==> inputs of run a <==
## sdram_controller
module sdram_controller (
    wr_addr,
    wr_data,
    wr_enable,
    rd_addr,
    rd_data,
    rd_ready,
    rd_enable,
    busy, rst_n, clk,
    addr, bank_addr, data_in, data_out, data_oe, clock_enable, cs_n, ras_n, cas_n, we_n,
    data_mask_low, data_mask_high
);
export LEC_CHECK = 0
export CAP_MARGIN = 20
export CELL_PAD_IN_SITES_DETAIL_PLACEMENT = 2
export CELL_PAD_IN_SITES_GLOBAL_PLACEMENT = 3
export CORE_ASPECT_RATIO = 0.85
export CORE_MARGIN = 3
export CORE_UTILIZATION = 54
export CTS_CLUSTER_DIAMETER = 230
export CTS_CLUSTER_SIZE = 83
export GPL_TIMING_DRIVEN = 1
export HOLD_SLACK_MARGIN = 0.05
export MAX_ROUTING_LAYER = met5
export MIN_ROUTING_LAYER = met1
export PLACE_DENSITY_LB_ADDON = 0.12
export SETUP_SLACK_MARGIN = -0.26
export SLEW_MARGIN = 10
export TNS_END_PERCENT = 60
create_clock -name core_clock -period 4.09 [get_ports {clk}]
run.sh (not shown) runs the stock make flow with config.mk's settings and CLKGATE_MAP_FILE=.
==> inputs of run b, as changes to run a <==
CELL_PAD_IN_SITES_DETAIL_PLACEMENT = unset   (was 2)
CELL_PAD_IN_SITES_GLOBAL_PLACEMENT = unset   (was 3)
CORE_ASPECT_RATIO = unset   (was 0.85)
CORE_MARGIN = 2   (was 3)
CORE_UTILIZATION = 40   (was 54)
CTS_CLUSTER_DIAMETER = unset   (was 230)
CTS_CLUSTER_SIZE = unset   (was 83)
GPL_ROUTABILITY_DRIVEN = 0   (was unset)
GPL_TIMING_DRIVEN = unset   (was 1)
HOLD_SLACK_MARGIN = unset   (was 0.05)
MAX_ROUTING_LAYER = met4   (was met5)
MIN_ROUTING_LAYER = unset   (was met1)
PLACE_DENSITY = 0.56   (was unset)
PLACE_DENSITY_LB_ADDON = unset   (was 0.12)
SETUP_SLACK_MARGIN = unset   (was -0.26)
SLEW_MARGIN = 20   (was 10)
TNS_END_PERCENT = unset   (was 60)
==> flow/constraint.sdc (replaced) <==
create_clock -name core_clock -period 7.5 [get_ports {clk}]
set_input_delay 1.5000 -clock core_clock [delete_from_list [all_inputs] [get_ports {clk}]]
set_output_delay 1.5000 -clock core_clock [all_outputs]
set_load 0.01 [all_outputs]
==> inputs of run c, as changes to run a <==
CELL_PAD_IN_SITES_DETAIL_PLACEMENT = unset   (was 2)
CELL_PAD_IN_SITES_GLOBAL_PLACEMENT = unset   (was 3)
CORE_ASPECT_RATIO = 0.51   (was 0.85)
CORE_MARGIN = 2   (was 3)
CORE_UTILIZATION = 61   (was 54)
CTS_CLUSTER_DIAMETER = unset   (was 230)
CTS_CLUSTER_SIZE = unset   (was 83)
GPL_TIMING_DRIVEN = unset   (was 1)
HOLD_SLACK_MARGIN = unset   (was 0.05)
MAX_ROUTING_LAYER = unset   (was met5)
MIN_ROUTING_LAYER = unset   (was met1)
PLACE_DENSITY = 0.6   (was unset)
PLACE_DENSITY_LB_ADDON = unset   (was 0.12)
SETUP_SLACK_MARGIN = 2.22   (was -0.26)
SLEW_MARGIN = 20   (was 10)
TNS_END_PERCENT = unset   (was 60)
==> flow/constraint.sdc (replaced) <==
create_clock -name core_clock -period 7.5 [get_ports {clk}]
set_input_delay 1.5000 -clock core_clock [delete_from_list [all_inputs] [get_ports {clk}]]
set_output_delay 1.5000 -clock core_clock [all_outputs]
set_load 0.01 [all_outputs]
==> notes <==
- Run b produced a clean layout. Run a never finished: it broke off in global placement without I/O with FLW-0024. Run c passed the timing, DRC and antenna checks.
- Clock power: run c is larger than run b (about 44%).
- Of run b and run c, run c has the higher wire length (gap about 15%, measured against run c).
- Flip-flop count is the same in run b and run c.
- Of run b and run c, run b has the higher sequential share of layout area (gap 0.38 points).
- Combinational power: run b is lower than run c (about 7%).
- In run b the cell count is higher than in run c, by about 6%.
- In run b the clock skew is higher than in run c, by 0.0035 ns.


==> run D <==
sdram_controller again, from the RTL that the note above started with.
clock: 1.42 ns
lec_check: 0
abc_area: 1
cap_margin: 0
cell_pad_in_sites_detail_placement: 0
core_aspect_ratio: 1.65
core_margin: 2
core_utilization: 72
cts_cluster_diameter: 29
cts_cluster_size: 14
gpl_routability_driven: 0
gpl_timing_driven: 1
hold_slack_margin: 0.05
max_routing_layer: met5
min_routing_layer: met1
place_density_lb_addon: 0.16
setup_slack_margin: 0.42
slew_margin: 10
tns_end_percent: 100
==> inputs of run A, as changes to run D <==
- ABC_AREA: 1 -> default
- CAP_MARGIN: 0 -> 20
- CELL_PAD_IN_SITES_DETAIL_PLACEMENT: 0 -> default
- CORE_ASPECT_RATIO: 1.65 -> default
- CORE_UTILIZATION: 72 -> 40
- CTS_CLUSTER_DIAMETER: 29 -> default
- CTS_CLUSTER_SIZE: 14 -> default
- GPL_ROUTABILITY_DRIVEN: 0 -> default
- GPL_TIMING_DRIVEN: 1 -> default
- HOLD_SLACK_MARGIN: 0.05 -> default
- MAX_ROUTING_LAYER: met5 -> default
- MIN_ROUTING_LAYER: met1 -> default
- PLACE_DENSITY: default -> 0.6
- PLACE_DENSITY_LB_ADDON: 0.16 -> default
- SETUP_SLACK_MARGIN: 0.42 -> default
- SLEW_MARGIN: 10 -> 20
- TNS_END_PERCENT: 100 -> default
==> flow/constraint.sdc (replaced) <==
create_clock -name core_clock -period 7.5 [get_ports {clk}]
set_input_delay 1.5000 -clock core_clock [delete_from_list [all_inputs] [get_ports {clk}]]
set_output_delay 1.5000 -clock core_clock [all_outputs]
set_load 0.01 [all_outputs]
==> inputs of run H, as changes to run D <==
- ABC_AREA: 1 -> default
- CAP_MARGIN: 0 -> 20
- CELL_PAD_IN_SITES_DETAIL_PLACEMENT: 0 -> default
- CORE_ASPECT_RATIO: 1.65 -> default
- CORE_UTILIZATION: 72 -> 40
- CTS_CLUSTER_DIAMETER: 29 -> default
- CTS_CLUSTER_SIZE: 14 -> default
- GPL_ROUTABILITY_DRIVEN: 0 -> default
- GPL_TIMING_DRIVEN: 1 -> default
- HOLD_SLACK_MARGIN: 0.05 -> default
- MAX_ROUTING_LAYER: met5 -> default
- MIN_ROUTING_LAYER: met1 -> default
- PLACE_DENSITY: default -> 0.6
- PLACE_DENSITY_LB_ADDON: 0.16 -> default
- SETUP_SLACK_MARGIN: 0.42 -> default
- SLEW_MARGIN: 10 -> 20
- TNS_END_PERCENT: 100 -> default
==> flow/constraint.sdc (replaced) <==
create_clock -name core_clock -period 4.09 [get_ports {clk}]
set_input_delay 0.8180 -clock core_clock [delete_from_list [all_inputs] [get_ports {clk}]]
set_output_delay 0.8180 -clock core_clock [all_outputs]
set_load 0.01 [all_outputs]
==> inputs of run F, as changes to run D <==
- ABC_AREA: 1 -> default
- CAP_MARGIN: 0 -> 20
- CORE_ASPECT_RATIO: 1.65 -> 1.34
- CORE_UTILIZATION: 72 -> 67
- CTS_CLUSTER_DIAMETER: 29 -> default
- CTS_CLUSTER_SIZE: 14 -> 37
- GPL_ROUTABILITY_DRIVEN: 0 -> default
- HOLD_SLACK_MARGIN: 0.05 -> 0.29
- PLACE_DENSITY_LB_ADDON: 0.16 -> default
- SETUP_SLACK_MARGIN: 0.42 -> 0.01
- SLEW_MARGIN: 10 -> 30
- TNS_END_PERCENT: 100 -> 60
==> flow/constraint.sdc (replaced) <==
create_clock -name core_clock -period 2.8 [get_ports {clk}]
set_input_delay 0.5600 -clock core_clock [delete_from_list [all_inputs] [get_ports {clk}]]
set_output_delay 0.5600 -clock core_clock [all_outputs]
set_load 0.01 [all_outputs]
==> results <==
| quantity | run F | run H | run D | run A |
|---|---|---|---|---|
| Result of the run | did not finish | finished clean | did not finish | finished clean |
| Stage where the flow stopped | 5_1_grt | - | 3_3_place_gp | - |
| Final-layout worst hold slack | - | 0.453 ns | - | 0.457 ns |
| Multiplexer share of the synthesized area | 13.0% | 13.0% | 0% | 13.0% |
| Sequential share of power | - | 51.5% | - | 52.8% |
| Post-Layout Cell Count | - | 758 | - | 757 |
| Syn_nets | 588 | 588 | 685 | 588 |
| Sum of met2 wire segment lengths after detailed routing | - | 5450 um | - | 5510 um |
| Number of clock sinks | 92 | 92 | - | 92 |
| Clock-cell share of area | - | 3.79% | - | 3.47% |
| Starting Density | 68.9% | 41.0% | 74.8% | 41.0% |
| Final weighted congestion in routability-driven placement | 0.937 | 0.881 | - | 0.898 |
| Slew Limit Fails | - | 0 | - | 0 |
| Max-area cell share | 43.3% | 43.3% | 43.8% | 43.3% |
| Die y size | 95.8 um | 107 um | 102 um | 107 um |
| Slack of the worst reg-to-reg path | - | 1.29 ns | - | 4.36 ns |
| Max FO, Critical Path | - | 8 | - | 8 |
| Core Box Area | 6110 um^2 | 10300 um^2 | 5560 um^2 | 10300 um^2 |
| Number of buffers and inverters on the critical path | - | 2 | - | 2 |
Power and IR drop assume default switching activity.
